// spi_host
module spi_host #
	(
		parameter C_S_AXIS_TDATA_WIDTH = 32,
		parameter integer C_S_AXI_DATA_WIDTH	= 32,
		parameter integer C_S_AXI_ADDR_WIDTH	= 8,
		parameter integer SPI_CS_WIDTH	= 16
	) (
	input spi_clk_i,
	output spi_clk_o,
	output spi_clk_t,
	input spi_mosi_i,
	output spi_mosi_o,
	output spi_mosi_t,
	input spi_miso_i,
	output spi_miso_o,
	output spi_miso_t,
	input [SPI_CS_WIDTH - 1:0]spi_cs_i,
	output [SPI_CS_WIDTH - 1:0]spi_cs_o,
	output [SPI_CS_WIDTH - 1:0]spi_cs_t,
	input  s_axi_aclk,
	input  s_axi_aresetn,
	input [C_S_AXI_ADDR_WIDTH-1 : 0] s_axi_awaddr,
	input  s_axi_awvalid,
	output  s_axi_awready,
	input [C_S_AXI_DATA_WIDTH-1 : 0] s_axi_wdata,
	input  s_axi_wvalid,
	output  s_axi_wready,
	output [1 : 0] s_axi_bresp,
	output  s_axi_bvalid,
	input  s_axi_bready,
	input [C_S_AXI_ADDR_WIDTH-1 : 0] s_axi_araddr,
	input  s_axi_arvalid,
	output  s_axi_arready,
	output [C_S_AXI_DATA_WIDTH-1 : 0] s_axi_rdata,
	output [1 : 0] s_axi_rresp,
	output  s_axi_rvalid,
	input  s_axi_rready,
	output  s_axis_tready,
	input [C_S_AXIS_TDATA_WIDTH-1 : 0] s_axis_tdata,
	input  s_axis_tlast,
	input  s_axis_tvalid,
	input  m_axis_tready,
	output [C_S_AXIS_TDATA_WIDTH-1 : 0] m_axis_tdata,
	output  m_axis_tlast,
	output  m_axis_tvalid
);
localparam integer OP_STATUS_ADDR = 0;
localparam integer DATA_ACCESS_ADDR = 4;
localparam integer SPI_CS_W1C_ADDR = 8;
localparam integer SPI_CHIP_SEL_ADDR = 12;
localparam integer SPI_CS_W1S_ADDR = 16;
localparam integer SPI_CTL_ADDR = 20;
localparam integer SPI_CLK_SPCL_ADDR = 24;
localparam integer SPI_BURST_CNT_ADDR = 28;
wire rst_n;
assign rst_n = s_axi_aresetn;
reg [C_S_AXI_ADDR_WIDTH-1:0]awaddr_r;
wire aw_success;
assign aw_success = s_axi_awvalid & s_axi_awready;
  ...
Size in the first run: roughly 1500 cells after synthesis, roughly 220 I/O pins.
Settings: LEC_CHECK=0, CAP_MARGIN=35, CELL_PAD_IN_SITES_DETAIL_PLACEMENT=2, CELL_PAD_IN_SITES_GLOBAL_PLACEMENT=3, CORE_MARGIN=2, CORE_UTILIZATION=40, HOLD_SLACK_MARGIN=0.11, PLACE_DENSITY=0.6, SETUP_SLACK_MARGIN=1.69, SLEW_MARGIN=20, TNS_END_PERCENT=85; clock period 10.0 ns.
run.sh (not shown) runs the stock make flow with config.mk's settings and CLKGATE_MAP_FILE=.
Then changed:
Settings changed: CAP_MARGIN 35 to 20, CELL_PAD_IN_SITES_DETAIL_PLACEMENT 2 to not set, CELL_PAD_IN_SITES_GLOBAL_PLACEMENT 3 to not set, CORE_ASPECT_RATIO set to 0.86, HOLD_SLACK_MARGIN 0.11 to not set, PLACE_DENSITY 0.6 to not set, PLACE_DENSITY_LB_ADDON set to 0.03, SETUP_SLACK_MARGIN 1.69 to not set, TNS_END_PERCENT 85 to not set.
What happened:
- critical path depth stays the same
- clock-buffer cell count goes up by 2
- total power goes down by 2.5%
- wire length goes down by 21%
- clock power barely changes
- die area barely changes
- synthesized area is unchanged
- cell area stays flat
Then changed:
Settings changed: CORE_ASPECT_RATIO 0.86 to not set, CORE_UTILIZATION 40 to 68, CTS_CLUSTER_DIAMETER set to 395, PLACE_DENSITY set to 0.4, PLACE_DENSITY_LB_ADDON 0.03 to not set.
Clock period 10.0 ns to 8.67 ns, I/O delays scaled along.
=> Synthesized cell count is unchanged. Global-route usage went up by 13 points. Core utilization went up by 34 points. Total power went up by about 13%. Via count went up by about 4.7%. Wire length went down by about 7%. Sequential share of layout area went up by 0.79 points. Count of clock-buffer cells in the layout went down by 12. Final area went down by 2.1%. Worst setup slack gets worse by 0.82 ns.

---

spi_host again, from the RTL that the note above started with.
Settings: LEC_CHECK=0, CAP_MARGIN=15, CORE_MARGIN=2, CORE_UTILIZATION=72, CTS_CLUSTER_DIAMETER=40, CTS_CLUSTER_SIZE=38, PLACE_DENSITY=0.6, SETUP_SLACK_MARGIN=2.62, SLEW_MARGIN=20; clock period 9.51 ns.
Next try:
CAP_MARGIN = 20   (was 15)
CORE_UTILIZATION = 23   (was 72)
CTS_CLUSTER_DIAMETER = not set   (was 40)
CTS_CLUSTER_SIZE = not set   (was 38)
SETUP_SLACK_MARGIN = not set   (was 2.62)
clock period = 11.4 ns   (was 9.51 ns; I/O delays follow)
=>
- routed wire length went down by 11%
- die area rises to 3.1 times its value
- hold slack hardly moves
- via count is lower by 13%
- design area is higher by 1.3%
- global-route usage shrinks by 32 points
Next try:
CORE_UTILIZATION = 40   (was 23)
clock period = 7.69 ns   (was 11.4 ns; I/O delays follow)
=> Core utilization increases by 21 points; total power grows by about 50%; critical path depth stays the same; setup slack is worse by 1900 ps; via count falls by about 1.2%; combinational power rises by about 47%.
Next try:
ABC_AREA = 1   (was not set)
CORE_UTILIZATION = 72   (was 40)
clock period = 7.34 ns   (was 7.69 ns; I/O delays follow)
The changed run completed with no timing, DRC or antenna violations; die size decreases by 40%; synthesized cell count grows by 46%; flip-flop count does not change; setup slack loses 330 ps; final area rose by 4.3%.

---

spi_host again, from the RTL that the note above started with.
==> flow/design.v (excerpt) <==
module spi_host #
	(
		parameter C_S_AXIS_TDATA_WIDTH = 32,
		parameter integer C_S_AXI_DATA_WIDTH	= 32,
		parameter integer C_S_AXI_ADDR_WIDTH	= 8,
		parameter integer SPI_CS_WIDTH	= 16
	) (
	input spi_clk_i,
	output spi_clk_o,
	output spi_clk_t,
	input spi_mosi_i,
	output spi_mosi_o,
	output spi_mosi_t,
	input spi_miso_i,
	output spi_miso_o,
	output spi_miso_t,
	input [SPI_CS_WIDTH - 1:0]spi_cs_i,
	output [SPI_CS_WIDTH - 1:0]spi_cs_o,
	output [SPI_CS_WIDTH - 1:0]spi_cs_t,
	input  s_axi_aclk,
	input  s_axi_aresetn,
	input [C_S_AXI_ADDR_WIDTH-1 : 0] s_axi_awaddr,
	input  s_axi_awvalid,
	output  s_axi_awready,
	input [C_S_AXI_DATA_WIDTH-1 : 0] s_axi_wdata,
	input  s_axi_wvalid,
	output  s_axi_wready,
	output [1 : 0] s_axi_bresp,
	output  s_axi_bvalid,
	input  s_axi_bready,
	input [C_S_AXI_ADDR_WIDTH-1 : 0] s_axi_araddr,
	input  s_axi_arvalid,
	output  s_axi_arready,
	output [C_S_AXI_DATA_WIDTH-1 : 0] s_axi_rdata,
	output [1 : 0] s_axi_rresp,
	output  s_axi_rvalid,
	input  s_axi_rready,
	output  s_axis_tready,
	input [C_S_AXIS_TDATA_WIDTH-1 : 0] s_axis_tdata,
	input  s_axis_tlast,
	input  s_axis_tvalid,
	input  m_axis_tready,
	output [C_S_AXIS_TDATA_WIDTH-1 : 0] m_axis_tdata,
	output  m_axis_tlast,
	output  m_axis_tvalid
);
localparam integer OP_STATUS_ADDR = 0;
localparam integer DATA_ACCESS_ADDR = 4;
localparam integer SPI_CS_W1C_ADDR = 8;
localparam integer SPI_CHIP_SEL_ADDR = 12;
localparam integer SPI_CS_W1S_ADDR = 16;
localparam integer SPI_CTL_ADDR = 20;
localparam integer SPI_CLK_SPCL_ADDR = 24;
localparam integer SPI_BURST_CNT_ADDR = 28;
wire rst_n;
assign rst_n = s_axi_aresetn;
reg [C_S_AXI_ADDR_WIDTH-1:0]awaddr_r;
wire aw_success;
assign aw_success = s_axi_awvalid & s_axi_awready;
reg [C_S_AXI_ADDR_WIDTH-1:0]araddr_r;
wire ar_success;
assign ar_success = s_axi_arvalid & s_axi_arready;
wire spi_state_is_idle;
assign spi_state_is_idle = (spi_control_state == AXI_SPI_STATE_IDLE);
always @(posedge s_axi_aclk or negedge rst_n ) begin
	if(~rst_n)begin
		awaddr_r <= 0;
  ...
clock: 9.04 ns
lec_check: 0
abc_area: 1
cap_margin: 20
core_margin: 2
core_utilization: 72
cts_cluster_diameter: 40
cts_cluster_size: 72
hold_slack_margin: -0.1
place_density: 0.37
slew_margin: 20
==> next run, changes <==
- ABC_AREA: 1 -> not set
- CTS_CLUSTER_DIAMETER: 40 -> not set
- CTS_CLUSTER_SIZE: 72 -> 24
- HOLD_SLACK_MARGIN: -0.1 -> not set
- PLACE_DENSITY: 0.37 -> 0.79
- clock period: 9.04 -> 4.28 ns (I/O delays scaled with it)
The changed run finished but fails on negative setup slack.
Area after synthesis shrinks by 7.0%.
Routed wire length shrinks by 3.0%.
Design area shrinks by 4.4%.
Sequential share of layout area grows by 1.6 points.
Power grows to 4.1 times its value.
Register-to-register slack gets worse by 4300 ps.
Worst hold slack gets worse by 230 ps.
Non-clock buffer count grows by 36.

---

Setup of build 71:
spi_host again, from the RTL that the note above started with.
Design spi_host, start of the top module:
module spi_host #
	(
		parameter C_S_AXIS_TDATA_WIDTH = 32,
		parameter integer C_S_AXI_DATA_WIDTH	= 32,
		parameter integer C_S_AXI_ADDR_WIDTH	= 8,
		parameter integer SPI_CS_WIDTH	= 16
	) (
	input spi_clk_i,
	output spi_clk_o,
	output spi_clk_t,
	input spi_mosi_i,
	output spi_mosi_o,
	output spi_mosi_t,
	input spi_miso_i,
	output spi_miso_o,
	output spi_miso_t,
	input [SPI_CS_WIDTH - 1:0]spi_cs_i,
	output [SPI_CS_WIDTH - 1:0]spi_cs_o,
	output [SPI_CS_WIDTH - 1:0]spi_cs_t,
	input  s_axi_aclk,
	input  s_axi_aresetn,
	input [C_S_AXI_ADDR_WIDTH-1 : 0] s_axi_awaddr,
	input  s_axi_awvalid,
	output  s_axi_awready,
	input [C_S_AXI_DATA_WIDTH-1 : 0] s_axi_wdata,
	input  s_axi_wvalid,
	output  s_axi_wready,
	output [1 : 0] s_axi_bresp,
	output  s_axi_bvalid,
	input  s_axi_bready,
	input [C_S_AXI_ADDR_WIDTH-1 : 0] s_axi_araddr,
	input  s_axi_arvalid,
	output  s_axi_arready,
	output [C_S_AXI_DATA_WIDTH-1 : 0] s_axi_rdata,
	output [1 : 0] s_axi_rresp,
	output  s_axi_rvalid,
	input  s_axi_rready,
	output  s_axis_tready,
	input [C_S_AXIS_TDATA_WIDTH-1 : 0] s_axis_tdata,
	input  s_axis_tlast,
	input  s_axis_tvalid,
	input  m_axis_tready,
	output [C_S_AXIS_TDATA_WIDTH-1 : 0] m_axis_tdata,
	output  m_axis_tlast,
	output  m_axis_tvalid
);
Settings: LEC_CHECK=0, CAP_MARGIN=20, CORE_MARGIN=2, CORE_UTILIZATION=72, CTS_CLUSTER_DIAMETER=362, CTS_CLUSTER_SIZE=25, PLACE_DENSITY_LB_ADDON=0.28, SETUP_SLACK_MARGIN=0.6, SLEW_MARGIN=20, TNS_END_PERCENT=50; clock period 4.27 ns.
Relative to build 71, the following input files were edited for build 4:
Settings: swapping 0.6 for 0.46 in SETUP_SLACK_MARGIN; clearing CTS_CLUSTER_DIAMETER, which used to be 362; putting PLACE_DENSITY at 0.65 where nothing was set; clearing PLACE_DENSITY_LB_ADDON, which used to be 0.28.
Findings:
Build 4 reached the final stage; the timing, DRC and antenna checks on its layout passed. Build 4 vs. build 71: number of vias in the routed layout increased about 3.3%; area growth from synthesis to layout increased 4.3 points; worst setup slack after layout rose 320 ps. Looking at slowest cell on the critical path, the sky130_fd_sc_hd__clkdlybuf4s50_1 result is from build 71; the sky130_fd_sc_hd__a21oi_2 one comes from build 4.
Edits applied to the flow inputs when going from build 4 to build 22:
Settings: SETUP_SLACK_MARGIN removed (was 0.46); TNS_END_PERCENT removed (was 50); PLACE_DENSITY removed (was 0.65).
--- outcome ---
Total routing usage reported by global routing: lower on build 22. Build 22: wire length on met3 lower than build 4. Build 4 → build 22: number of standard cells in the layout, taps in and fillers out went down 0.43%; die outline height held steady; leakage power -0.44%; clock period minus worst slack went up 620 ps. Of build 22 and build 4, only build 22 fails to finish with a clean layout.
What build 92 does differently from build 22 at the input level:
Settings: setting CTS_CLUSTER_DIAMETER to 40 for the first time; changing CTS_CLUSTER_SIZE from 25 to 38; setting PLACE_DENSITY_LB_ADDON to 0.28 for the first time; changing the clock period (ns, I/O delays scaled along) from 4.27 to 7.85.
[summary]
Build 92 vs build 22 — standard cell area after detailed placement dropped 1.6%. Via count (build 22 / build 92): 1.07. Build 92 ends up with a proportion of cell area occupied by registers that is 0.70 points higher than in build 22. Of build 92 and build 22, the higher reg-to-reg setup timing slack belongs to build 92. Build 92 ran to completion and came out clean on the timing, DRC and antenna checks.
No activity file was given, so power comes from the tool's default toggle rates.
